<file path="config.mk">
export PLATFORM = sky130hd
export DESIGN_NAME = cpu
export DESIGN_NICKNAME = cpu
export VERILOG_FILES = /design/flow/design.v
export SDC_FILE = /design/flow/constraint.sdc
export NUM_CORES = 4
export LEC_CHECK = 0
export ABC_AREA = 0
export CAP_MARGIN = 20
export CELL_PAD_IN_SITES_GLOBAL_PLACEMENT = 0
export CORE_MARGIN = 2
export CORE_UTILIZATION = 72
export CTS_CLUSTER_SIZE = 37
export HOLD_SLACK_MARGIN = 0.28
export MAX_ROUTING_LAYER = met5
export MIN_ROUTING_LAYER = met1
export SETUP_SLACK_MARGIN = 1.34
export SLEW_MARGIN = 20
export TNS_END_PERCENT = 65
</file>
<file path="constraint.sdc">
create_clock -name core_clock -period 3.62 [get_ports {clk}]
set_input_delay 0.7240 -clock core_clock [delete_from_list [all_inputs] [get_ports {clk}]]
set_output_delay 0.7240 -clock core_clock [all_outputs]
set_load 0.01 [all_outputs]
</file>
<file path="design.v">
module dummydecoder(
    input [31:0] instr,       
    output reg [5:0] op,      
    output reg [4:0] rs1,     
    output reg [4:0] rs2,     
    output reg [4:0] rd,      
    input  [31:0] r_rv2,      
    output reg [31:0] rv2,    
    output reg we             
);
    always @* begin
        case({instr[14:12], instr[6:0]})
            10'b0000010011 : begin op = 0; rv2 = {{20{instr[31]}},instr[31:20]}; we = 1;end			 
            10'b0100010011 : begin op = 1; rv2 = {{20{instr[31]}},instr[31:20]}; we = 1;end			 
            10'b0110010011 : begin op = 2; rv2 = {{20{instr[31]}},instr[31:20]}; we = 1;end			 
            10'b1000010011 : begin op = 3; rv2 = {{20{instr[31]}},instr[31:20]}; we = 1;end			 
            10'b1100010011 : begin op = 4; rv2 = {{20{instr[31]}},instr[31:20]}; we = 1;end			 
            10'b1110010011 : begin op = 5; rv2 = {{20{instr[31]}},instr[31:20]}; we = 1;end			 
            10'b0010010011 : begin op = 6; rv2 = {{20{instr[31]}},instr[31:20]}; we = 1;end			 
            10'b1010010011 : begin op = instr[30] ? 8 : 7;  rv2 = instr[24:20]; we = 1;end	 
            10'b0000110011 : begin op = instr[30] ? 10 : 9; rv2 = r_rv2; we = 1;end	 
		    10'b0010110011 : begin op = 11; rv2 = r_rv2; we = 1;end			    
		    10'b0100110011 : begin op = 12; rv2 = r_rv2; we = 1;end			    
		    10'b0110110011 : begin op = 13; rv2 = r_rv2; we = 1;end			    
		    10'b1000110011 : begin op = 14; rv2 = r_rv2; we = 1;end			    
            10'b1010110011 : begin op = instr[30] ? 16 : 15; rv2 = r_rv2; we = 1;end	 
		    10'b1100110011 : begin op = 17; rv2 = r_rv2; we = 1;end			    
		    10'b1110110011 : begin op = 18; rv2 = r_rv2; we = 1;end			    
            10'b0000000011 : begin op = 19; rv2 = r_rv2; we = 1;end             
            10'b0010000011 : begin op = 20; rv2 = r_rv2; we = 1;end             
            10'b0100000011 : begin op = 21; rv2 = r_rv2; we = 1;end             
            10'b1000000011 : begin op = 22; rv2 = r_rv2; we = 1;end             
            10'b1010000011 : begin op = 23; rv2 = r_rv2; we = 1;end             
            10'b0000100011 : begin op = 24; rv2 = r_rv2; we = 0;end             
            10'b0010100011 : begin op = 25; rv2 = r_rv2; we = 0;end             
            10'b0100100011 : begin op = 26; rv2 = r_rv2; we = 0;end             
            10'b0001100011 : begin op = 31; rv2 = r_rv2; we = 0;end             
            10'b0011100011 : begin op = 32; rv2 = r_rv2; we = 0;end             
            10'b1001100011 : begin op = 33; rv2 = r_rv2; we = 0;end             
            10'b1011100011 : begin op = 34; rv2 = r_rv2; we = 0;end             
            10'b1101100011 : begin op = 35; rv2 = r_rv2; we = 0;end             
            10'b1111100011 : begin op = 36; rv2 = r_rv2; we = 0;end             
            10'b0001100111 : begin op = 30; rv2 = r_rv2; we = 1;end             
            default:begin
                 case (instr[6:0])
            7'b1101111 : begin op = 29; rv2 = r_rv2; we = 1;end             
            7'b0110111 : begin op = 27; rv2 = r_rv2; we = 1;end             
            7'b0010111 : begin op = 28; rv2 = r_rv2; we = 1;end             
                     default:begin op = 0; we = 0;rv2=r_rv2; end
        endcase
            end
	endcase
     rs1 = instr [19:15];
     rs2 = instr [24:20];
     rd  = instr [11:7];
    end
endmodule
module alu32(
    input [5:0] op,       
    input [31:0] rv1,     
    input [31:0] rv2,     
    output reg [31:0] rvout,   
    input [31:0] drdata,
    output reg [31:0] dwdata,
    output reg [3:0] dwe,
    input [31:0] daddr,
    input [31:0] iaddr,
    input [31:0] instr
);
    always @* begin
        case(op)
            0 : begin rvout = rv1 + rv2; dwe = 0; dwdata = 0; end   
            1 : begin rvout = $signed(rv1) < $signed(rv2); dwe = 0; dwdata = 0;end  
            2 : begin rvout = rv1 < rv2; dwe = 0; dwdata = 0;end  
            3 : begin rvout = rv1 ^ rv2; dwe = 0; dwdata = 0;end  
            4 : begin rvout = rv1 | rv2; dwe = 0; dwdata = 0;end  
            5 : begin rvout = rv1 & rv2; dwe = 0; dwdata = 0;end  
            6 : begin rvout = rv1 << rv2[4:0]; dwe = 0; dwdata = 0;end  
            7 : begin rvout = rv1 >> rv2[4:0]; dwe = 0; dwdata = 0;end  
            8 : begin rvout = $signed(rv1) >>> rv2[4:0]; dwe = 0; dwdata = 0;end  
            9 : begin rvout = rv1 + rv2; dwe = 0; dwdata = 0;end  
            10: begin rvout = rv1 - rv2; dwe = 0; dwdata = 0;end  
            11: begin rvout = rv1 << rv2[4:0]; dwe = 0; dwdata = 0;end  
            12: begin rvout = $signed(rv1) < $signed(rv2); dwe = 0; dwdata = 0;end  
            13: begin rvout = rv1 < rv2; dwe = 0; dwdata = 0;end  
            14: begin rvout = rv1 ^ rv2; dwe = 0; dwdata = 0;end  
            15: begin rvout = rv1 >> rv2[4:0]; dwe = 0; dwdata = 0;end  
            16: begin rvout = $signed(rv1) >>> rv2[4:0]; dwe = 0; dwdata = 0;end  
            17: begin rvout = rv1 | rv2; dwe = 0; dwdata = 0;end  
            18: begin rvout = rv1 & rv2; dwe = 0; dwdata = 0;end  
            19 : begin dwe = 0;dwdata = 0;            
            case (daddr[1:0])
                2'b00: rvout = {{24{drdata[7]}}, drdata[7:0]};    
                2'b01: rvout = {{24{drdata[15]}}, drdata[15:8]};  
                2'b10: rvout = {{24{drdata[23]}}, drdata[23:16]};
                2'b11: rvout = {{24{drdata[31]}}, drdata[31:24]};
                default : rvout = {{24{drdata[7]}}, drdata[7:0]};
            endcase
                end                                                      
            20 : begin  dwe = 0; dwdata = 0;
                case (daddr[1:0])
                    2'b00: rvout = {{16{drdata[15]}}, drdata[15:0]};
                    2'b10: rvout = {{16{drdata[31]}}, drdata[31:16]};
                    default : rvout = {{16{drdata[15]}}, drdata[15:0]};
                endcase
                end                                                      
            21 : begin rvout = drdata; dwe = 0; dwdata = 0; end                          
            22 : begin dwe = 0;dwdata = 0; 
                case (daddr[1:0])
                    2'b00: rvout = {{24{1'b0}}, drdata[7:0]};
                    2'b01: rvout = {{24{1'b0}}, drdata[15:8]};
                    2'b10: rvout = {{24{1'b0}}, drdata[23:16]};
                    2'b11: rvout = {{24{1'b0}}, drdata[31:24]};
                    default : rvout = {{24{1'b0}}, drdata[7:0]};
                endcase
                end                                                      
            23 : begin dwe = 0; dwdata = 0; 
                case (daddr[1:0])
                    2'b00: rvout = {{16{1'b0}}, drdata[15:0]};
                    2'b10: rvout = {{16{1'b0}}, drdata[31:16]};
                    default : rvout = {{16{1'b0}}, drdata[15:0]};
                endcase
                end                                                     
            24 : begin dwdata = {4{rv2[7:0]}}; rvout = 0;
                case(daddr[1:0])
                    2'b00: dwe = 4'b0001;         
                    2'b01: dwe = 4'b0010;         
                    2'b10: dwe = 4'b0100;         
                    2'b11: dwe = 4'b1000;         
                    default : dwe = 4'b0001; 
                endcase 
            end                                                             
            25 : begin dwdata = {2{rv2[15:0]}}; rvout = 0;
                case(daddr[1:0])
                    2'b00: dwe = 4'b0011;        
                    2'b10: dwe = 4'b1100;
                    default : dwe = 4'b0011;
                endcase
            end                                                              
            26 : begin dwdata = rv2; dwe = 4'b1111; rvout = 0; end                      
            27: begin rvout = {instr[31:12],{12{1'b0}}}; dwe = 0; dwdata = 0;end  
            28: begin rvout = iaddr + {instr[31:12],{12{1'b0}}}; dwe = 0; dwdata = 0;end  
            29: begin rvout = iaddr +4; dwe = 0; dwdata = 0;end  
            30: begin rvout = iaddr +4; dwe = 0; dwdata = 0;end  
            31: begin dwe = 0; dwdata = 0; rvout = 0; end       
            32: begin dwe = 0; rvout = 0; dwdata = 0; end  
            33: begin dwe = 0; rvout = 0; dwdata = 0; end  
            34: begin dwe = 0; rvout = 0; dwdata = 0; end  
            35: begin dwe = 0; rvout = 0; dwdata = 0; end  
            36: begin dwe = 0; rvout = 0; dwdata = 0; end  
            default : begin rvout =0; dwe = 0; dwdata = 0; end 
        endcase
    end
endmodule
module regfile(
    input [4:0] rs1,      
    input [4:0] rs2,      
    input [4:0] rd,       
    input we,             
    input [31:0] wdata,   
    output reg [31:0] rv1,    
    output reg [31:0] rv2,    
    input clk,             
    input [5:0] op,
    input [31:0] instr,
    output reg [31:0] daddr,
    input [31:0] iaddr
);
    reg [31:0] memory [0:31];
    always @* begin
        rv1 = (rs1 == 0) ? 32'd0 : memory[rs1];
        rv2 = (rs2 == 0) ? 32'd0 : memory[rs2];
        case(op)
            19,20,21,22,
            23: daddr = rv1 + {{20{instr[31]}},instr[31:20]};
            24,25,
            26: daddr = rv1 + {{ 20{instr[31]}},instr[31:25],instr[11:7]};
            default : daddr = 0;   
        endcase 
    end
    always @(posedge clk) begin   
        if(we == 1 & rd!= 0) begin
            memory[rd] <= wdata;
         end
    end
endmodule
module cpu (
    input clk, 
    input reset,
    output reg [31:0] iaddr,
    input [31:0] idata,
    output reg [31:0] daddr,
    input [31:0] drdata,
    output reg [31:0] dwdata,
    output reg [3:0] dwe
);
    wire [31:0] daddr1, dwdata1;  
    wire [3:0] dwe1;
    wire [5:0] op;
    wire [31:0] rv1, rv2, rvout, r_rv2, wdata;
    wire [4:0] rs1, rs2, rd;
    wire we;
    alu32 u1(
        .op(op),
        .rv1(rv1),            
        .rv2(rv2),
        .rvout(rvout),
        .drdata(drdata),      
        .dwdata(dwdata1),     
        .dwe(dwe1),
        .daddr(daddr1),
        .iaddr(iaddr),
        .instr(idata)
    );
    regfile u2(
        .rs1(rs1),
        .rs2(rs2),
        .rd(rd),
        .we(we),
        .wdata(rvout),
        .rv1(rv1),
        .rv2(r_rv2),
        .clk(clk),
        .op(op),
        .instr(idata),
        .daddr(daddr1)
    );
    dummydecoder u3(
        .instr(idata),
        .op(op),
        .rs1(rs1),
        .rs2(rs2),
        .rd(rd),
        .r_rv2(r_rv2),
        .rv2(rv2),
        .we(we)
    );
    always @* begin
        if (reset) begin
           daddr = 0;
           dwdata = 0;
           dwe = 0;
        end
        else begin
           daddr = daddr1;
           dwdata = dwdata1;
           dwe = dwe1;
        end
    end
    wire [31:0] imm_j = {{12{idata[31]}},idata[19:12],idata[20],idata[30:21],1'b0};
    wire [31:0] imm_b = {{20{idata[31]}},idata[7],idata[30:25],idata[11:8],1'b0};
    wire [31:0] jalr_t = rv1 + {{20{idata[31]}},idata[31:20]};
    reg  [31:0] pc_next;
    always @* begin  
        case(op)
            29 : pc_next = iaddr + imm_j;  
            30 : pc_next = {jalr_t[31:1], 1'b0};  
            31 : pc_next = (rv1 == rv2) ? iaddr + imm_b : iaddr + 4;  
            32 : pc_next = (rv1 != rv2) ? iaddr + imm_b : iaddr + 4;  
            33 : pc_next = ($signed(rv1) < $signed(rv2)) ? iaddr + imm_b : iaddr + 4;  
            34 : pc_next = ($signed(rv1) >= $signed(rv2)) ? iaddr + imm_b : iaddr + 4;  
            35 : pc_next = (rv1 < rv2) ? iaddr + imm_b : iaddr + 4;  
            36 : pc_next = (rv1 >= rv2) ? iaddr + imm_b : iaddr + 4;  
            default : pc_next = iaddr + 4;
        endcase
    end       
    always @(posedge clk) begin  
        if (reset) begin
            iaddr <= 0;
        end else begin
            iaddr <= pc_next;
        end
    end
endmodule
</file>
<file path="run.sh">
#!/bin/bash
# the make line also repeats each setting of config.mk as NAME=value (left out here)
make -C /OpenROAD-flow-scripts/flow DESIGN_CONFIG=/design/flow/config.mk WORK_HOME=/design/flow/orfs CLKGATE_MAP_FILE= finish
</file>
==> results of run 1 <==
## per-stage QoR
stage	setup TNS (ps)	setup slack, ps	power [uW]	hold WS (ps)	area (sq um)
detailed placement	-3370900	-3460	28200	684	82700
global placement	-3145630	-3270	27500	672	82700
floorplan	-2869380	-3010	21400	616	67600
==> results.tsv, run 1 <==
stage	metric	value	unit
outcome	outcome	stopped before the end	
outcome	Halt Stage	4_1_cts	
outcome	Error	[ERROR DPL-0033] detailed placement checks failed during check placement.	
synthesis	Mux cell area share	22.0	%
synthesis	Yosys top cell by instances	edfxtp_1	
synthesis	total number of yosys warnings	4	
synthesis	ys flops	1055	
floorplan	Rows	112	
floorplan	I/O Pins	166	
synthesis	number of synthesized flops with an enable pin	1024	
synthesis	Dominant cell area share	45.8	%
synthesis	Cell Type Count	101	
synthesis	Async SR Flop Fraction	0	%
synthesis	Commonest cells post-synth	edfxtp_1, mux4_2, a21oi_1	
floorplan	die area	95800	sq um
placed_design	Routability Congestion	1.36	
floorplan	Core Density at Floorplan	72.3	%
synthesis	XOR/XNOR Area Share	1.80	%
synthesis	Seq share, synth	46.7	%
placed_design	DP HPWL	236000	um
synthesis	yosys stat chip area	67200	sq um
synthesis	Synth Area per Inst	12.6	sq um
synthesis	Top logic family	multiplexers	
synthesis	and+or+nand+nor area frac	8.45	%
synthesis	Mapped Cells	5329	
synthesis	most used flip-flop cell	edfxtp_1	
placed_design	number of port buffers	164	
floorplan	die width	309	um
synthesis	cell type with the largest total area	edfxtp_1	
synthesis	ys cells	5329	
synthesis	Area contributors post-synth	edfxtp_1, mux4_2, mux2i_1	
synthesis	cell area after synthesis	67200	sq um
floorplan	core area	92900	sq um
synthesis	synthesized-area fraction occupied by adder cells	3.72	%
synthesis	Synth Area in Compound Gates	13.8	%
floorplan	die y size	309	um
placed_design	placed insts	7947	
==> run 2: changes to the inputs <==
- ABC_AREA: 0 -> default
- CELL_PAD_IN_SITES_GLOBAL_PLACEMENT: 0 -> default
- CORE_UTILIZATION: 72 -> 70
- CTS_CLUSTER_DIAMETER: default -> 54
- CTS_CLUSTER_SIZE: 37 -> 40
- HOLD_SLACK_MARGIN: 0.28 -> default
- MAX_ROUTING_LAYER: met5 -> default
- MIN_ROUTING_LAYER: met1 -> default
- SETUP_SLACK_MARGIN: 1.34 -> 0.92
- TNS_END_PERCENT: 65 -> default
- clock period: 3.62 -> 3.73 ns (I/O delays scaled with it)
==> run 2 against run 1 <==
Compared with the run above: the flow again stops in 4_1_cts; die area up 2.8%; area after synthesis is the same; synthesized cell count stayed put.
==> results.tsv, run 2 <==
stage	metric	value	unit	change
outcome	outcome	stopped before the end		
outcome	Halt Stage	4_1_cts		
outcome	Error	[ERROR DPL-0033] detailed placement checks failed during check placement.		
synthesis	Seq share, synth	46.7	%	unchanged
floorplan	I/O Pins	166		unchanged
placed_design	placed insts	8019		+0.91%
floorplan	core area	95000	sq um	+2.3%
synthesis	Top logic family	multiplexers		
synthesis	cell area after synthesis	67200	sq um	unchanged
synthesis	Synth Area in Compound Gates	13.8	%	unchanged
synthesis	total number of yosys warnings	4		unchanged
synthesis	cell type with the largest total area	edfxtp_1		
floorplan	Rows	113		+0.89%
synthesis	Commonest cells post-synth	edfxtp_1, mux4_2, a21oi_1		
synthesis	most used flip-flop cell	edfxtp_1		
placed_design	DP HPWL	234000	um	-0.71%
synthesis	synthesized-area fraction occupied by adder cells	3.72	%	unchanged
synthesis	Async SR Flop Fraction	0	%	unchanged
floorplan	die width	314	um	+1.4%
synthesis	Yosys top cell by instances	edfxtp_1		
synthesis	ys flops	1055		unchanged
synthesis	number of synthesized flops with an enable pin	1024		unchanged
placed_design	number of port buffers	164		unchanged
synthesis	Mux cell area share	22.0	%	unchanged
synthesis	ys cells	5329		unchanged
synthesis	Mapped Cells	5329		unchanged
synthesis	yosys stat chip area	67200	sq um	unchanged
synthesis	Area contributors post-synth	edfxtp_1, mux4_2, mux2i_1		
floorplan	die y size	314	um	+1.4%
synthesis	Synth Area per Inst	12.6	sq um	unchanged
synthesis	Dominant cell area share	45.8	%	unchanged
floorplan	die area	98500	sq um	+2.8%
synthesis	Cell Type Count	101		unchanged
floorplan	Core Density at Floorplan	70.7	%	-1.6 points
placed_design	Routability Congestion	1.36		about the same
synthesis	and+or+nand+nor area frac	8.45	%	unchanged
synthesis	XOR/XNOR Area Share	1.80	%	unchanged
[run 2: metrics by stage]
stage               area [sq um]  utilization, %  total power [uW]  worst slack, ps
global placement           83300            87.7             26800            -3020
floorplan                  67600               -             20800            -2920
detailed placement         83300            87.7             27400            -3140
==> run 3: changes to the inputs <==
- CORE_UTILIZATION: 70 -> 57
- CTS_CLUSTER_DIAMETER: 54 -> default
- CTS_CLUSTER_SIZE: 40 -> default
- MAX_ROUTING_LAYER: default -> met4
- SETUP_SLACK_MARGIN: 0.92 -> 1.45
- clock period: 3.73 -> 7.3 ns (I/O delays scaled with it)
==> run 3 against run 2 <==
Compared with the run above: the run fails in 5_1_grt; area after synthesis unchanged; die area is 23% higher; synthesized cell count stayed put.
==> results.tsv, run 3 <==
stage	metric	value	unit	change
synthesis	Commonest cells post-synth	edfxtp_1, mux4_2, a21oi_1		
synthesis	cell area after synthesis	67200	sq um	unchanged
synthesis	Top logic family	multiplexers		
outcome	Halt Stage	5_1_grt		
synthesis	ys cells	5329		unchanged
placed_design	Routability Congestion	1.16		-15%
synthesis	and+or+nand+nor area frac	8.45	%	unchanged
floorplan	die y size	347	um	+11%
floorplan	Core Density at Floorplan	57.7	%	-13 points
synthesis	ys flops	1055		unchanged
synthesis	cell type with the largest total area	edfxtp_1		
synthesis	Mux cell area share	22.0	%	unchanged
placed_design	number of port buffers	164		unchanged
synthesis	Synth Area in Compound Gates	13.8	%	unchanged
grt	Total Routing Usage GR	75.1	%	
floorplan	core area	117000	sq um	+23%
outcome	Error	[ERROR GRT-0116] Global routing finished with congestion. Check the congestion regions in the DRC Viewer.		
synthesis	Synth Area per Inst	12.6	sq um	unchanged
clock_tree	CTS max path bufs	3		
clock_tree	root buffer selected by CTS	clkbuf_16		
floorplan	die area	121000	sq um	+23%
synthesis	Async SR Flop Fraction	0	%	unchanged
synthesis	number of synthesized flops with an enable pin	1024		unchanged
clock_tree	CTS Hold Bufs	0		
synthesis	Dominant cell area share	45.8	%	unchanged
placed_design	DP HPWL	236000	um	+0.75%
synthesis	Seq share, synth	46.7	%	unchanged
synthesis	total number of yosys warnings	4		unchanged
clock_tree	Clock Sinks	1055		
synthesis	Yosys top cell by instances	edfxtp_1		
synthesis	Cell Type Count	101		unchanged
synthesis	synthesized-area fraction occupied by adder cells	3.72	%	unchanged
synthesis	Mapped Cells	5329		unchanged
clock_tree	cts bufs inserted	103		
synthesis	most used flip-flop cell	edfxtp_1		
synthesis	yosys stat chip area	67200	sq um	unchanged
grt	grt ovf	2		
floorplan	I/O Pins	166		unchanged
floorplan	die width	347	um	+11%
synthesis	XOR/XNOR Area Share	1.80	%	unchanged
outcome	outcome	stopped before the end		
floorplan	Rows	125		+11%
synthesis	Area contributors post-synth	edfxtp_1, mux4_2, mux2i_1		
clock_tree	H-tree levels	3		
## run 3: what timing repair did
action                                  4_1_cts
endpoints found under the setup margin     1123
buffers inserted                            119
cloned                                       13
pin swaps                                   140
resized                                     504
## run 3: layer usage
metal / overflow / global-route usage, %
met5: - / -
met4: 0 / 69.9
met3: 1 / 60.2
met2: 1 / 89.4
met1: 0 / 74.7
## run 3: stage by stage
step / setup slack, ps / area, sq um / instances / utilization [%] / hold WS (ps)
4_1_cts: 188 / 85000 / 7981 / 73.0 / 717
3_5_place_dp: -1340 / 78400 / 7663 / 67.3 / 678
3_3_place_gp: -1120 / 78400 / 7663 / 67.3 / 652
2_1_floorplan: -62.3 / 67600 / 5361 / - / 616
==> run 4: changes to the inputs <==
- CAP_MARGIN: 20 -> 10
- CORE_UTILIZATION: 57 -> 72
- CTS_CLUSTER_DIAMETER: default -> 313
- CTS_CLUSTER_SIZE: default -> 40
- HOLD_SLACK_MARGIN: default -> 0.26
- MAX_ROUTING_LAYER: met4 -> default
- SETUP_SLACK_MARGIN: 1.45 -> -0.2
- clock period: 7.3 -> 3.35 ns (I/O delays scaled with it)
==> run 4 against run 3 <==
Compared with the run above: the run fails in 3_5_place_dp; die area down 21%; area after synthesis unchanged; synthesized cell count unchanged.
==> results.tsv, run 4 <==
stage	metric	value	unit	change
synthesis	most used flip-flop cell	edfxtp_1		
synthesis	Yosys top cell by instances	edfxtp_1		
synthesis	total number of yosys warnings	4		unchanged
synthesis	Dominant cell area share	45.8	%	unchanged
synthesis	number of synthesized flops with an enable pin	1024		unchanged
synthesis	Area contributors post-synth	edfxtp_1, mux4_2, mux2i_1		
synthesis	Top logic family	multiplexers		
outcome	outcome	stopped before the end		
synthesis	ys flops	1055		unchanged
outcome	Halt Stage	3_5_place_dp		
synthesis	Synth Area in Compound Gates	13.8	%	unchanged
synthesis	XOR/XNOR Area Share	1.80	%	unchanged
synthesis	Mux cell area share	22.0	%	unchanged
synthesis	ys cells	5329		unchanged
outcome	Error	[ERROR DPL-0033] detailed placement checks failed during check placement.		
floorplan	die y size	309	um	-11%
synthesis	synthesized-area fraction occupied by adder cells	3.72	%	unchanged
placed_design	Routability Congestion	1.39		+20%
synthesis	yosys stat chip area	67200	sq um	unchanged
synthesis	cell type with the largest total area	edfxtp_1		
synthesis	and+or+nand+nor area frac	8.45	%	unchanged
floorplan	core area	92900	sq um	-20%
synthesis	cell area after synthesis	67200	sq um	unchanged
synthesis	Commonest cells post-synth	edfxtp_1, mux4_2, a21oi_1		
synthesis	Seq share, synth	46.7	%	unchanged
floorplan	die width	309	um	-11%
synthesis	Mapped Cells	5329		unchanged
floorplan	Core Density at Floorplan	72.3	%	+15 points
floorplan	Rows	112		-10%
synthesis	Synth Area per Inst	12.6	sq um	unchanged
placed_design	number of port buffers	164		unchanged
floorplan	I/O Pins	166		unchanged
synthesis	Cell Type Count	101		unchanged
floorplan	die area	95800	sq um	-21%
synthesis	Async SR Flop Fraction	0	%	unchanged
## run 4: stage by stage
stage | TNS, ps | instance area, sq um | setup WS (ps)
after floorplan | -3322520 | 67600 | -3220
after global placement | -3768780 | 83000 | -3500
==> run 5: changes to the inputs <==
- CAP_MARGIN: 10 -> 20
- CORE_ASPECT_RATIO: default -> 0.5
- CORE_UTILIZATION: 72 -> 57
- CTS_CLUSTER_DIAMETER: 313 -> 373
- CTS_CLUSTER_SIZE: 40 -> 99
- HOLD_SLACK_MARGIN: 0.26 -> default
- PLACE_DENSITY: default -> 0.35
- SETUP_SLACK_MARGIN: -0.2 -> 0.61
- clock period: 3.35 -> 5.87 ns (I/O delays scaled with it)
==> run 5 against run 4 <==
Compared with the run above: the run fails in 5_1_grt; area after synthesis is the same; synthesized cell count unchanged; die area rose by 26%.
==> results.tsv, run 5 <==
stage	metric	value	unit	change
synthesis	Commonest cells post-synth	edfxtp_1, mux4_2, a21oi_1		
outcome	Halt Stage	5_1_grt		
synthesis	ys cells	5329		unchanged
synthesis	ys flops	1055		unchanged
synthesis	most used flip-flop cell	edfxtp_1		
synthesis	number of synthesized flops with an enable pin	1024		unchanged
synthesis	synthesized-area fraction occupied by adder cells	3.72	%	unchanged
clock_tree	CTS max path bufs	3		
synthesis	Top logic family	multiplexers		
floorplan	Rows	88		-21%
synthesis	Yosys top cell by instances	edfxtp_1		
synthesis	Mapped Cells	5329		unchanged
synthesis	Cell Type Count	101		unchanged
synthesis	XOR/XNOR Area Share	1.80	%	unchanged
clock_tree	cts bufs inserted	14		
floorplan	core area	116000	sq um	+25%
placed_design	DP HPWL	250000	um	
floorplan	Core Density at Floorplan	57.9	%	-14 points
synthesis	yosys stat chip area	67200	sq um	unchanged
outcome	Error	[ERROR GRT-0232] Routing congestion too high. Check the congestion heatmap in the GUI.		
synthesis	Synth Area per Inst	12.6	sq um	unchanged
floorplan	die width	490	um	+58%
grt	grt ovf	193		
floorplan	die area	121000	sq um	+26%
placed_design	Routability Congestion	1.11		-20%
synthesis	Mux cell area share	22.0	%	unchanged
synthesis	cell area after synthesis	67200	sq um	unchanged
synthesis	Synth Area in Compound Gates	13.8	%	unchanged
outcome	outcome	stopped before the end		
synthesis	Seq share, synth	46.7	%	unchanged
placed_design	number of port buffers	164		unchanged
clock_tree	Clock Sinks	1055		
grt	Total Routing Usage GR	79.7	%	
clock_tree	CTS Hold Bufs	0		
floorplan	I/O Pins	166		unchanged
floorplan	die y size	247	um	-20%
synthesis	Dominant cell area share	45.8	%	unchanged
clock_tree	root buffer selected by CTS	clkbuf_16		
synthesis	cell type with the largest total area	edfxtp_1		
synthesis	and+or+nand+nor area frac	8.45	%	unchanged
synthesis	Async SR Flop Fraction	0	%	unchanged
synthesis	total number of yosys warnings	4		unchanged
synthesis	Area contributors post-synth	edfxtp_1, mux4_2, mux2i_1		
clock_tree	H-tree levels	1		
[run 5: stage by stage]
step                hold WS [ps]  setup TNS [ps]  instances  setup WS [ps]  area [sq um]
floorplan                    616         -753900       5361          -1210         67600
global placement             699        -1356780       8044          -1910         81300
detailed placement           695        -1438730       8044          -2100         81300
CTS                          756         -153270       8308           -533         87800
[run 5: routing by layer]
| layer | GRT overflow | track usage, % |
|---|---|---|
| met5 | 3 | 63.6 |
| met4 | 79 | 66.4 |
| met3 | 24 | 71.4 |
| met2 | 57 | 89.8 |
| met1 | 30 | 83.4 |
[run 5: repair_timing]
item / CTS
cloned: 24
setup endpoints to repair: 1123
gates resized: 872
setup buffers: 220
pin swaps: 241
==> run 6: changes to the inputs <==
- ABC_AREA: default -> 1
- CORE_ASPECT_RATIO: 0.5 -> default
- CORE_UTILIZATION: 57 -> 72
- CTS_CLUSTER_DIAMETER: 373 -> 188
- PLACE_DENSITY: 0.35 -> 0.6
- SETUP_SLACK_MARGIN: 0.61 -> 1.96
- TNS_END_PERCENT: default -> 10
- clock period: 5.87 -> 6.7 ns (I/O delays scaled with it)
==> run 6 against run 5 <==
Compared with the run above: the run again fails in 5_1_grt; area after synthesis grew 10%; synthesized cell count grew 84%; die area shrank 13%.
==> results.tsv, run 6 <==
stage	metric	value	unit	change
synthesis	cell type with the largest total area	edfxtp_1		
floorplan	die y size	324	um	+31%
synthesis	number of synthesized flops with an enable pin	1024		unchanged
clock_tree	CTS max path bufs	3		unchanged
clock_tree	Clock Sinks	1055		unchanged
synthesis	Synth Area in Compound Gates	18.5	%	+4.7 points
synthesis	Dominant cell area share	41.6	%	-4.2 points
floorplan	die width	324	um	-34%
placed_design	Routability Congestion	1.33		+20%
placed_design	DP HPWL	224000	um	-10%
synthesis	Cell Type Count	69		-32%
floorplan	die area	105000	sq um	-13%
synthesis	and+or+nand+nor area frac	25.7	%	+17 points
synthesis	Mux cell area share	0.0135	%	-22 points
synthesis	Top logic family	simple AND/OR/NAND/NOR gates		
outcome	outcome	stopped before the end		
synthesis	synthesized-area fraction occupied by adder cells	3.37	%	-0.35 points
clock_tree	H-tree levels	1		unchanged
placed_design	placed insts	11500		+43%
synthesis	Yosys top cell by instances	nand2_1		
synthesis	yosys stat chip area	73900	sq um	+10%
floorplan	Core Density at Floorplan	72.6	%	+15 points
grt	Total Routing Usage GR	71.2	%	
synthesis	Commonest cells post-synth	nand2_1, nand3_1, edfxtp_1		
outcome	Halt Stage	5_1_grt		
clock_tree	cts bufs inserted	16		+2
synthesis	Async SR Flop Fraction	0	%	unchanged
floorplan	I/O Pins	166		unchanged
synthesis	cell area after synthesis	73900	sq um	+10%
synthesis	Area contributors post-synth	edfxtp_1, nand2_1, nand3_1		
synthesis	ys cells	9819		+84%
floorplan	Rows	117		+33%
synthesis	XOR/XNOR Area Share	1.49	%	-0.31 points
floorplan	core area	102000	sq um	-12%
outcome	Error	[ERROR GRT-0232] Routing congestion too high. Check the congestion heatmap in the GUI.		
placed_design	number of port buffers	164		unchanged
synthesis	total number of yosys warnings	4		unchanged
synthesis	Mapped Cells	9819		+84%
synthesis	most used flip-flop cell	edfxtp_1		
grt	grt ovf	190		
synthesis	Seq share, synth	42.4	%	-4.2 points
clock_tree	root buffer selected by CTS	clkbuf_16		
synthesis	ys flops	1055		unchanged
synthesis	Synth Area per Inst	7.53	sq um	-40%
[run 6: through the flow]
stage	cell area (sq um)	worst slack (ps)
after floorplan	75200	1100
after global placement	82000	-433
after detailed placement	82000	-666
after CTS	84700	655
[run 6: timing repair]
action | CTS
pin swaps | 85
resized | 474
hold buffers | 0
setup endpoints to repair | 1123
hold endpoints to repair | 0
cloned | 13
setup buffers | 58
[run 6: routing by layer]
metal	track usage (%)	GRT overflow
met1	77.2	13
met2	86.7	67
met5	27.9	0
met3	52.9	12
met4	62.6	98
==> run 7: changes to the inputs <==
- ABC_AREA: 1 -> default
- CORE_UTILIZATION: 72 -> 56
- CTS_CLUSTER_DIAMETER: 188 -> default
- CTS_CLUSTER_SIZE: 99 -> 45
- PLACE_DENSITY: 0.6 -> default
- SETUP_SLACK_MARGIN: 1.96 -> -0.35
- TNS_END_PERCENT: 10 -> default
- clock period: 6.7 -> 5.87 ns (I/O delays scaled with it)
==> run 7 against run 6 <==
Compared with the run above: the flow again stops in 5_1_grt; area after synthesis shrank 9.1%; die area grew 17%; synthesized cell count shrank 46%.
==> results.tsv, run 7 <==
stage	metric	value	unit	change
outcome	outcome	stopped before the end		
outcome	Halt Stage	5_1_grt		
outcome	Error	[ERROR GRT-0232] Routing congestion too high. Check the congestion heatmap in the GUI.		
clock_tree	cts bufs inserted	103		+87
placed_design	Placed Instance Area	82000	sq um	about the same
floorplan	core area	119000	sq um	+17%
synthesis	Yosys top cell by instances	edfxtp_1		
synthesis	Cell Type Count	101		+46%
synthesis	most used flip-flop cell	edfxtp_1		
synthesis	Synth Area per Inst	12.6	sq um	+67%
synthesis	synthesized-area fraction occupied by adder cells	3.72	%	+0.35 points
floorplan	Core Density at Floorplan	56.2	%	-16 points
synthesis	Mapped Cells	5329		-46%
placed_design	number of port buffers	164		unchanged
grt	grt ovf	603		
clock_tree	H-tree levels	3		+2
placed_design	DP HPWL	242000	um	+7.9%
synthesis	Commonest cells post-synth	edfxtp_1, mux4_2, a21oi_1		
synthesis	Mux cell area share	22.0	%	+22 points
floorplan	Rows	127		+8.5%
floorplan	die area	123000	sq um	+17%
synthesis	Seq share, synth	46.7	%	+4.2 points
synthesis	number of synthesized flops with an enable pin	1024		unchanged
synthesis	yosys stat chip area	67200	sq um	-9.1%
synthesis	cell area after synthesis	67200	sq um	-9.1%
synthesis	and+or+nand+nor area frac	8.45	%	-17 points
synthesis	Top logic family	multiplexers		
synthesis	Area contributors post-synth	edfxtp_1, mux4_2, mux2i_1		
synthesis	total number of yosys warnings	4		unchanged
synthesis	ys cells	5329		-46%
floorplan	die width	350	um	+8.0%
floorplan	die y size	350	um	+8.0%
clock_tree	root buffer selected by CTS	clkbuf_16		
synthesis	XOR/XNOR Area Share	1.80	%	+0.31 points
synthesis	cell type with the largest total area	edfxtp_1		
synthesis	ys flops	1055		unchanged
synthesis	Async SR Flop Fraction	0	%	unchanged
clock_tree	Clock Sinks	1055		unchanged
placed_design	Routability Congestion	1.11		-16%
synthesis	Dominant cell area share	45.8	%	+4.2 points
synthesis	Synth Area in Compound Gates	13.8	%	-4.7 points
grt	Total Routing Usage GR	83.8	%	
clock_tree	CTS max path bufs	3		unchanged
floorplan	I/O Pins	166		unchanged
[run 7: per-layer routing]
metal	overflow	GRT usage, %
met1	51	83.5
met4	229	82.6
met2	238	94.2
met5	7	56.6
met3	78	74.9
[run 7: what timing repair did]
action	CTS
resized	528
cloned	13
hold buffers	0
buffers inserted	91
endpoints found under the setup margin	773
pin swaps	83
[run 7: metrics by stage]
stage / worst slack, ps / total power, uW / std cells
floorplan: -1210 / 13200 / 5361
global placement: -2440 / 17500 / 8190
detailed placement: -2350 / 17700 / 8190
CTS: -734 / 25200 / 8462
==> run 8: changes to the inputs <==
- ABC_AREA: default -> 0
- CELL_PAD_IN_SITES_GLOBAL_PLACEMENT: default -> 1
- CORE_UTILIZATION: 56 -> 53
- CTS_CLUSTER_SIZE: 45 -> 37
- HOLD_SLACK_MARGIN: default -> 0.28
- MAX_ROUTING_LAYER: default -> met5
- MIN_ROUTING_LAYER: default -> met1
- TNS_END_PERCENT: default -> 65
==> run 8 against run 7 <==
Compared with the run above: the run again fails in 5_1_grt; die area up 5.6%; synthesized cell count unchanged; area after synthesis unchanged.
==> results.tsv, run 8 <==
stage	metric	value	unit	change
outcome	outcome	stopped before the end		
outcome	Halt Stage	5_1_grt		
clock_tree	root buffer selected by CTS	clkbuf_16		
synthesis	Mapped Cells	5329		unchanged
clock_tree	CTS Hold Bufs	0		unchanged
clock_tree	CTS max path bufs	3		unchanged
synthesis	Area contributors post-synth	edfxtp_1, mux4_2, mux2i_1		
synthesis	Async SR Flop Fraction	0	%	unchanged
synthesis	Top logic family	multiplexers		
floorplan	Core Density at Floorplan	53.4	%	-2.8 points
synthesis	ys flops	1055		unchanged
synthesis	cell type with the largest total area	edfxtp_1		
clock_tree	Clock Sinks	1055		unchanged
placed_design	Routability Congestion	1.09		-2.1%
synthesis	yosys stat chip area	67200	sq um	unchanged
floorplan	Rows	130		+2.4%
synthesis	Synth Area in Compound Gates	13.8	%	unchanged
synthesis	Synth Area per Inst	12.6	sq um	unchanged
synthesis	ys cells	5329		unchanged
synthesis	Yosys top cell by instances	edfxtp_1		
floorplan	die y size	360	um	+2.8%
clock_tree	H-tree levels	3		unchanged
synthesis	Seq share, synth	46.7	%	unchanged
synthesis	Dominant cell area share	45.8	%	unchanged
placed_design	number of port buffers	164		unchanged
synthesis	Cell Type Count	101		unchanged
synthesis	total number of yosys warnings	4		unchanged
synthesis	Commonest cells post-synth	edfxtp_1, mux4_2, a21oi_1		
floorplan	die area	130000	sq um	+5.6%
synthesis	number of synthesized flops with an enable pin	1024		unchanged
floorplan	die width	360	um	+2.8%
synthesis	synthesized-area fraction occupied by adder cells	3.72	%	unchanged
placed_design	DP HPWL	244000	um	+0.93%
synthesis	and+or+nand+nor area frac	8.45	%	unchanged
synthesis	XOR/XNOR Area Share	1.80	%	unchanged
synthesis	most used flip-flop cell	edfxtp_1		
synthesis	Mux cell area share	22.0	%	unchanged
floorplan	I/O Pins	166		unchanged
floorplan	core area	126000	sq um	+5.2%
synthesis	cell area after synthesis	67200	sq um	unchanged
clock_tree	cts bufs inserted	104		+0.97%
==> run 8: repair_timing <==
item / 4_1_cts
gates cloned: 18
setup buffers: 91
gates resized: 519
setup endpoints to repair: 811
pin swaps: 104
==> run 8: stage by stage <==
step | utilization [%] | std cells | TNS [ps] | setup slack (ps) | area [sq um]
after CTS | 70.8 | 8511 | -199730 | -671 | 89000
after detailed placement | 65.5 | 8227 | -1553760 | -2040 | 82400
after global placement | 65.5 | 8226 | -1516900 | -2030 | 82400
after floorplan | - | 5361 | -753900 | -1210 | 67600
==> run 9: changes to the inputs <==
- ABC_AREA: 0 -> default
- CELL_PAD_IN_SITES_GLOBAL_PLACEMENT: 1 -> default
- CORE_MARGIN: 2 -> 8
- CORE_UTILIZATION: 53 -> 40
- CTS_CLUSTER_SIZE: 37 -> default
- GPL_ROUTABILITY_DRIVEN: default -> 0
- HOLD_SLACK_MARGIN: 0.28 -> default
- MAX_ROUTING_LAYER: met5 -> met4
- MIN_ROUTING_LAYER: met1 -> met2
- PLACE_DENSITY: default -> 0.6
- SETUP_SLACK_MARGIN: -0.35 -> 2.77
- TNS_END_PERCENT: 65 -> 70
- clock period: 5.87 -> 11.0 ns (I/O delays scaled with it)
==> run 9 against run 8 <==
Compared with the run above: synthesized cell count unchanged; the run again fails in 5_1_grt; die area increased by 40%; area after synthesis unchanged.
==> results.tsv, run 9 <==
stage	metric	value	unit	change
synthesis	most used flip-flop cell	edfxtp_1		
floorplan	die area	181000	sq um	+40%
synthesis	Mux cell area share	22.0	%	unchanged
floorplan	die width	426	um	+18%
synthesis	ys cells	5329		unchanged
synthesis	Async SR Flop Fraction	0	%	unchanged
floorplan	Core Density at Floorplan	40.2	%	-13 points
floorplan	Rows	150		+15%
synthesis	Seq share, synth	46.7	%	unchanged
synthesis	cell area after synthesis	67200	sq um	unchanged
clock_tree	CTS max path bufs	3		unchanged
synthesis	ys flops	1055		unchanged
outcome	Error	[ERROR GRT-0116] Global routing finished with congestion. Check the congestion regions in the DRC Viewer.		
synthesis	Synth Area per Inst	12.6	sq um	unchanged
synthesis	number of synthesized flops with an enable pin	1024		unchanged
synthesis	Commonest cells post-synth	edfxtp_1, mux4_2, a21oi_1		
floorplan	die y size	426	um	+18%
placed_design	number of port buffers	164		unchanged
grt	grt ovf	480		
outcome	Halt Stage	5_1_grt		
clock_tree	cts bufs inserted	107		+2.9%
floorplan	I/O Pins	166		unchanged
synthesis	cell type with the largest total area	edfxtp_1		
synthesis	Mapped Cells	5329		unchanged
clock_tree	H-tree levels	3		unchanged
synthesis	total number of yosys warnings	4		unchanged
synthesis	Cell Type Count	101		unchanged
synthesis	and+or+nand+nor area frac	8.45	%	unchanged
grt	Total Routing Usage GR	59.2	%	
synthesis	yosys stat chip area	67200	sq um	unchanged
synthesis	Top logic family	multiplexers		
synthesis	Synth Area in Compound Gates	13.8	%	unchanged
floorplan	core area	167000	sq um	+33%
placed_design	setup slack at placement	1010	ps	+3040 ps
clock_tree	Clock Sinks	1055		unchanged
synthesis	synthesized-area fraction occupied by adder cells	3.72	%	unchanged
synthesis	Dominant cell area share	45.8	%	unchanged
synthesis	Area contributors post-synth	edfxtp_1, mux4_2, mux2i_1		
synthesis	XOR/XNOR Area Share	1.80	%	unchanged
clock_tree	root buffer selected by CTS	clkbuf_16		
synthesis	Yosys top cell by instances	edfxtp_1		
placed_design	DP HPWL	182000	um	-25%
outcome	outcome	stopped before the end		
[run 9: routing by layer]
layer  GRT overflow  track usage [%]
met5              -                -
met1              -                -
met4             51             43.6
met2             57             62.2
met3            372             65.2
[run 9: stage by stage]
| stage | total power, uW | hold WS, ps | utilization [%] | std cells | cell area [sq um] |
|---|---|---|---|---|---|
| 2_1_floorplan | 7060 | 616 | - | 5361 | 67800 |
| 3_3_place_gp | 8240 | 654 | 43.3 | 7562 | 72400 |
| 3_5_place_dp | 8260 | 652 | 43.4 | 7565 | 72400 |
| 4_1_cts | 12200 | 665 | 47.1 | 7897 | 78700 |
[run 9: repair_timing]
action,in CTS
pin swaps,73
resized,441
gates cloned,15
hold buffers,0
setup buffers,118
setup endpoints to repair,543
==> run 10: changes to the inputs <==
- ABC_AREA: default -> 0
- CELL_PAD_IN_SITES_GLOBAL_PLACEMENT: default -> 0
- CORE_ASPECT_RATIO: default -> 1.03
- CORE_MARGIN: 8 -> 2
- CORE_UTILIZATION: 40 -> 72
- CTS_CLUSTER_DIAMETER: default -> 29
- CTS_CLUSTER_SIZE: default -> 37
- GPL_ROUTABILITY_DRIVEN: 0 -> default
- HOLD_SLACK_MARGIN: default -> 0.28
- MAX_ROUTING_LAYER: met4 -> met5
- MIN_ROUTING_LAYER: met2 -> met1
- PLACE_DENSITY: 0.6 -> default
- PLACE_DENSITY_LB_ADDON: default -> 0.0
- SETUP_SLACK_MARGIN: 2.77 -> 1.01
- SLEW_MARGIN: 20 -> 10
- TNS_END_PERCENT: 70 -> 65
- clock period: 11.0 -> 3.53 ns (I/O delays scaled with it)
==> run 10 against run 9 <==
Compared with the run above: the run fails in 4_1_cts; die area is 47% lower; synthesized cell count stayed put; area after synthesis stayed put.
==> results.tsv, run 10 <==
stage	metric	value	unit	change
outcome	outcome	stopped before the end		
outcome	Halt Stage	4_1_cts		
outcome	Error	[ERROR DPL-0038] Utilization greater than 100%, impossible to legalize		
floorplan	core area	92300	sq um	-45%
floorplan	die area	95800	sq um	-47%
synthesis	Yosys top cell by instances	edfxtp_1		
synthesis	yosys stat chip area	67200	sq um	unchanged
synthesis	ys flops	1055		unchanged
synthesis	Synth Area in Compound Gates	13.8	%	unchanged
synthesis	cell type with the largest total area	edfxtp_1		
placed_design	number of port buffers	164		unchanged
floorplan	die y size	314	um	-26%
synthesis	Seq share, synth	46.7	%	unchanged
synthesis	synthesized-area fraction occupied by adder cells	3.72	%	unchanged
synthesis	Dominant cell area share	45.8	%	unchanged
floorplan	I/O Pins	166		unchanged
synthesis	XOR/XNOR Area Share	1.80	%	unchanged
synthesis	most used flip-flop cell	edfxtp_1		
synthesis	Async SR Flop Fraction	0	%	unchanged
synthesis	total number of yosys warnings	4		unchanged
synthesis	Mux cell area share	22.0	%	unchanged
floorplan	Rows	113		-25%
synthesis	Commonest cells post-synth	edfxtp_1, mux4_2, a21oi_1		
placed_design	placed insts	7893		+4.3%
synthesis	Cell Type Count	101		unchanged
placed_design	Routability Congestion	1.41		
synthesis	Mapped Cells	5329		unchanged
synthesis	and+or+nand+nor area frac	8.45	%	unchanged
synthesis	Synth Area per Inst	12.6	sq um	unchanged
synthesis	Area contributors post-synth	edfxtp_1, mux4_2, mux2i_1		
floorplan	Core Density at Floorplan	72.8	%	+33 points
synthesis	number of synthesized flops with an enable pin	1024		unchanged
placed_design	DP HPWL	239000	um	+31%
floorplan	die width	305	um	-28%
synthesis	Top logic family	multiplexers		
synthesis	ys cells	5329		unchanged
synthesis	cell area after synthesis	67200	sq um	unchanged
placed_design	Placed Instance Area	82600	sq um	+14%
## run 10: stage by stage
step	setup slack, ps	setup TNS [ps]
floorplan	-3080	-3020400
global placement	-3340	-3350770
detailed placement	-3760	-3793300
==> run 11: changes to the inputs <==
- ABC_AREA: 0 -> default
- CELL_PAD_IN_SITES_GLOBAL_PLACEMENT: 0 -> default
- CORE_ASPECT_RATIO: 1.03 -> 0.86
- CORE_MARGIN: 2 -> 10
- CORE_UTILIZATION: 72 -> 50
- CTS_CLUSTER_DIAMETER: 29 -> 91
- CTS_CLUSTER_SIZE: 37 -> default
- GPL_TIMING_DRIVEN: default -> 1
- HOLD_SLACK_MARGIN: 0.28 -> default
- MAX_ROUTING_LAYER: met5 -> default
- PLACE_DENSITY_LB_ADDON: 0.0 -> 0.15
- SETUP_SLACK_MARGIN: 1.01 -> -0.57
- SLEW_MARGIN: 10 -> 20
- TNS_END_PERCENT: 65 -> default
- clock period: 3.53 -> 14.0 ns (I/O delays scaled with it)
==> run 11 against run 10 <==
Compared with the run above: the run now finishes clean; die area is 56% higher; area after synthesis is the same; synthesized cell count unchanged.
==> results.tsv, run 11 <==
stage	metric	value	unit	change
clock_tree	CTS max path bufs	3		
critical_path	critical path class	in -> out		
critical_path	FF-to-FF path depth	18		
critical_path	crit path from	idata[16]		
sta	clk_skew	53.4	ps	
placed_design	placed insts	7086		-10%
synthesis	Top logic family	multiplexers		
sta	fin. max-slew vios	0		
grt	vias in the first global route	50500		
detailed_routing	vias per cell	7.44		
clock_tree	root buffer selected by CTS	clkbuf_16		
sta	Setup TNS	0	ps	
critical_path	maximum fanout along the worst path	61		
grt	Total Routing Usage GR	37.9	%	
sta	Final Hold Fails	0		
synthesis	ys flops	1055		unchanged
pwr	VDD IR max	0.000113	V	
synthesis	Yosys top cell by instances	edfxtp_1		
critical_path	R2R Path Start	u2.memory[25][31]		
synthesis	yosys stat chip area	67200	sq um	unchanged
placed_design	DP HPWL	199000	um	-17%
worst_hold_path	hold path depth	2		
sta	endpoints failing setup	0		
grt	grt ovf	0		
layout	Final Util	56.2	%	
sta	RSZ-0062 raised after global routing	no		
worst_hold_path	Hold EP	iaddr[1]		
synthesis	Synth Area per Inst	12.6	sq um	unchanged
pwr	Flop pwr share	41.5	%	
synthesis	Seq share, synth	46.7	%	unchanged
layout	post-route design area	74900	sq um	
critical_path	crit path DAT	9760	ps	
clock_tree	Reg clk slew, reported paths	60	ps	
clock_tree	CTS Hold Bufs	0		
critical_path	Worst Setup End Kind	output port		
sta	Final Critical Period	12560	ps	
critical_path	FF-to-FF setup slack	6000	ps	
layout	final net count	5692		
clock_tree	clock latency (worst-skew pair)	770	ps	
floorplan	Core Density at Floorplan	50.4	%	-22 points
sta	maximum clock rate	79.6	MHz	
layout	final cell count without fillers	7294		
pwr	Clk network pwr share	30.2	%	
grt	global-route wire length before repair	404000	um	
synthesis	and+or+nand+nor area frac	8.45	%	unchanged
floorplan	die y size	360	um	+15%
pwr	Power Clock	2880	uW	
critical_path	CP endpoint	daddr[12]		
clock_tree	TritonCTS clock tree	yes		
placed_design	Placed Instance Area	71400	sq um	-14%
worst_hold_path	min-delay worst type	reg -> reg		
floorplan	core area	133000	sq um	+44%
critical_path	crit-path most repeated cell	o21ai_0		
floorplan	die width	415	um	+36%
synthesis	Mapped Cells	5329		unchanged
critical_path	Crit path depth	22		
critical_path	Critical R2R Capture	iaddr[16]		
critical_path	crit path max-delay cell type	or3b_2		
synthesis	Async SR Flop Fraction	0	%	unchanged
synthesis	Mux cell area share	22.0	%	unchanged
placed_design	Routability Congestion	1.08		-23%
pwr	Comb power frac	28.3	%	
flow_run	tool warnings	95		
clock_tree	cts bufs inserted	107		
detailed_routing	first-pass iteration count of the detailed router	8		
floorplan	die area	149000	sq um	+56%
critical_path	crit-path max cell delay	840	ps	
outcome	outcome	no timing/DRC/antenna violations		
sta	Slew @ Worst Pin	1280	ps	
synthesis	cell area after synthesis	67200	sq um	unchanged
floorplan	I/O Pins	166		unchanged
synthesis	total number of yosys warnings	4		unchanged
clock_tree	postcts setup bufs	0		
detailed_routing	# DRC	0		
synthesis	Synth Area in Compound Gates	13.8	%	unchanged
layout	synth-to-layout area growth	11.5	%	
floorplan	Rows	124		+9.7%
clock_tree	post-cts repair resize count	0		
sta	WHS	663	ps	
pwr	Internal	6290	uW	
pwr	Power Density	127	nW/um^2	
synthesis	most used flip-flop cell	edfxtp_1		
detailed_routing	ANT nets after route	0		
synthesis	number of synthesized flops with an enable pin	1024		unchanged
detailed_routing	total wire length	292000	um	
grt	initial antenna violation count	22		
placed_design	number of port buffers	164		unchanged
critical_path	Crit path max-delay family	AND-OR/OR-AND gates		
grt	largest net degree at the start of global routing	105		
clock_tree	H-tree levels	3		
detailed_routing	Iteration-0 DRC Markers	9708		
sta	slew margin rel.	12.7	%	
synthesis	Dominant cell area share	45.8	%	unchanged
synthesis	synthesized-area fraction occupied by adder cells	3.72	%	unchanged
pwr	highest-power group	sequential cells		
synthesis	ys cells	5329		unchanged
worst_hold_path	HP Start	iaddr[1]		
detailed_routing	routed wire length per instance	40.1	um	
clock_tree	Clock Sinks	1055		
pwr	Sw Pwr	3220	uW	
pwr	sw frac	33.9	%	
sta	post-layout period usage	89.7	%	
critical_path	worst-path cell chain	buf_8 -> or3b_2 -> buf_4 -> o22ai_1 -> a211o_1 -> a211oi_1 -> nor4_2 -> buf_4 -> ha_1 -> inv_1 -> fa_1 -> nor2b_1 -> o21ai_0 -> a21boi_0 -> o21ai_0 -> nand2b_1 -> a21o_1 -> a21oi_1 -> o21ai_0 -> a221oi_1 -> a21oi_1 -> clkdlybuf4s50_1		
critical_path	Worst Path Required	11200	ps	
synthesis	XOR/XNOR Area Share	1.80	%	unchanged
critical_path	CP Launch Type	input port		
critical_path	buffer and inverter count on the worst path	5		
synthesis	Commonest cells post-synth	edfxtp_1, mux4_2, a21oi_1		
pwr	P_seq	3950	uW	
flow_run	MaxCap Viol Count	0		
synthesis	Area contributors post-synth	edfxtp_1, mux4_2, mux2i_1		
pwr	Comb. pwr	2690	uW	
pwr	LEAKAGE	0.0257	uW	
synthesis	cell type with the largest total area	edfxtp_1		
synthesis	Cell Type Count	101		unchanged
detailed_routing	via count	54300		
==> run 11: per-stage QoR <==
| step | total power, uW | worst slack, ps |
|---|---|---|
| 6_report | 9510 | 1440 |
| 4_1_cts | 9420 | 1600 |
| 3_3_place_gp | 6570 | 1630 |
| 2_1_floorplan | 5520 | 3770 |
| 3_5_place_dp | 6580 | 1620 |
| 5_1_grt | 9770 | 1170 |
==> run 11: layout make-up <==
| type | instances | area (sq um) |
|---|---|---|
| fillers | 10800 | 58400 |
| multi-input cells | 3765 | 34100 |
| flip-flops and latches | 1055 | 31400 |
| repair buffers | 364 | 3230 |
| clock buffers | 122 | 2760 |
| well taps | 1764 | 2210 |
| clock inverters | 75 | 729 |
| inverters | 138 | 523 |
| diodes | 11 | 27.5 |
==> run 11: metal layers <==
metal  global-route usage (%)  up-vias  routed length, um
li1                         -    21700                  -
met1                     54.1    27700             115000
met2                     54.7     4204             124000
met3                     11.4      672              40700
met4                     13.0       20              12000
met5                    0.927        -                306
==> run 12: changes to the inputs <==
- ABC_AREA: default -> 0
- CELL_PAD_IN_SITES_GLOBAL_PLACEMENT: default -> 1
- CORE_ASPECT_RATIO: 0.86 -> default
- CORE_MARGIN: 10 -> 2
- CORE_UTILIZATION: 50 -> 61
- CTS_CLUSTER_DIAMETER: 91 -> default
- CTS_CLUSTER_SIZE: default -> 37
- GPL_TIMING_DRIVEN: 1 -> default
- HOLD_SLACK_MARGIN: default -> 0.28
- MAX_ROUTING_LAYER: default -> met5
- PLACE_DENSITY_LB_ADDON: 0.15 -> default
- SETUP_SLACK_MARGIN: -0.57 -> 1.34
- TNS_END_PERCENT: default -> 65
- clock period: 14.0 -> 2.49 ns (I/O delays scaled with it)
==> run 12 against run 11 <==
Compared with the run above: the flow now stops in 5_1_grt; die area is 25% lower; synthesized cell count stayed put; area after synthesis stayed put.
==> results.tsv, run 12 <==
stage	metric	value	unit	change
synthesis	Top logic family	multiplexers		
grt	grt ovf	2		
synthesis	Synth Area in Compound Gates	13.8	%	unchanged
floorplan	I/O Pins	166		unchanged
synthesis	number of synthesized flops with an enable pin	1024		unchanged
outcome	outcome	stopped before the end		
floorplan	die width	336	um	-19%
floorplan	die y size	336	um	-6.7%
synthesis	most used flip-flop cell	edfxtp_1		
synthesis	Async SR Flop Fraction	0	%	unchanged
synthesis	cell type with the largest total area	edfxtp_1		
synthesis	Cell Type Count	101		unchanged
synthesis	and+or+nand+nor area frac	8.45	%	unchanged
synthesis	yosys stat chip area	67200	sq um	unchanged
clock_tree	CTS max path bufs	3		unchanged
floorplan	Core Density at Floorplan	61.6	%	+11 points
synthesis	ys cells	5329		unchanged
clock_tree	Clock Sinks	1055		unchanged
clock_tree	cts bufs inserted	104		-2.8%
synthesis	Yosys top cell by instances	edfxtp_1		
placed_design	DP HPWL	221000	um	+11%
floorplan	Rows	121		-2.4%
outcome	Halt Stage	5_1_grt		
synthesis	Mapped Cells	5329		unchanged
synthesis	ys flops	1055		unchanged
synthesis	Area contributors post-synth	edfxtp_1, mux4_2, mux2i_1		
outcome	Error	[ERROR GRT-0232] Routing congestion too high. Check the congestion heatmap in the GUI.		
synthesis	cell area after synthesis	67200	sq um	unchanged
clock_tree	root buffer selected by CTS	clkbuf_16		
grt	Total Routing Usage GR	72.1	%	
synthesis	Synth Area per Inst	12.6	sq um	unchanged
placed_design	placed insts	8309		+17%
synthesis	Mux cell area share	22.0	%	unchanged
synthesis	synthesized-area fraction occupied by adder cells	3.72	%	unchanged
clock_tree	H-tree levels	3		unchanged
synthesis	Seq share, synth	46.7	%	unchanged
synthesis	Dominant cell area share	45.8	%	unchanged
floorplan	core area	109000	sq um	-18%
synthesis	Commonest cells post-synth	edfxtp_1, mux4_2, a21oi_1		
placed_design	Routability Congestion	1.26		+17%
floorplan	die area	113000	sq um	-25%
synthesis	XOR/XNOR Area Share	1.80	%	unchanged
placed_design	number of port buffers	164		unchanged
synthesis	total number of yosys warnings	4		unchanged
==> run 12: metal layers <==
layer | overflow | GRT usage, %
met5 | 0 | 34.2
met4 | 1 | 68.2
met3 | 0 | 56.3
met2 | 1 | 87.7
met1 | 0 | 73.9
==> run 12: through the flow <==
stage          power, uW  setup slack, ps  instance area, sq um  utilization [%]  hold slack (ps)
3_5_place_dp       41000            -4220                 84600             77.6              694
3_3_place_gp       40600            -4160                 84600             77.6              673
4_1_cts            59700            -3040                 91800             84.2              422
2_1_floorplan      31200            -3910                 67600                -              616
==> run 12: what timing repair did <==
item / CTS
hold endpoints to repair: 6
endpoints found under the setup margin: 2146
gates cloned: 19
gates resized: 620
pin swaps: 197
setup buffers: 141
hold buffers: 1
Power and IR drop assume default switching activity.
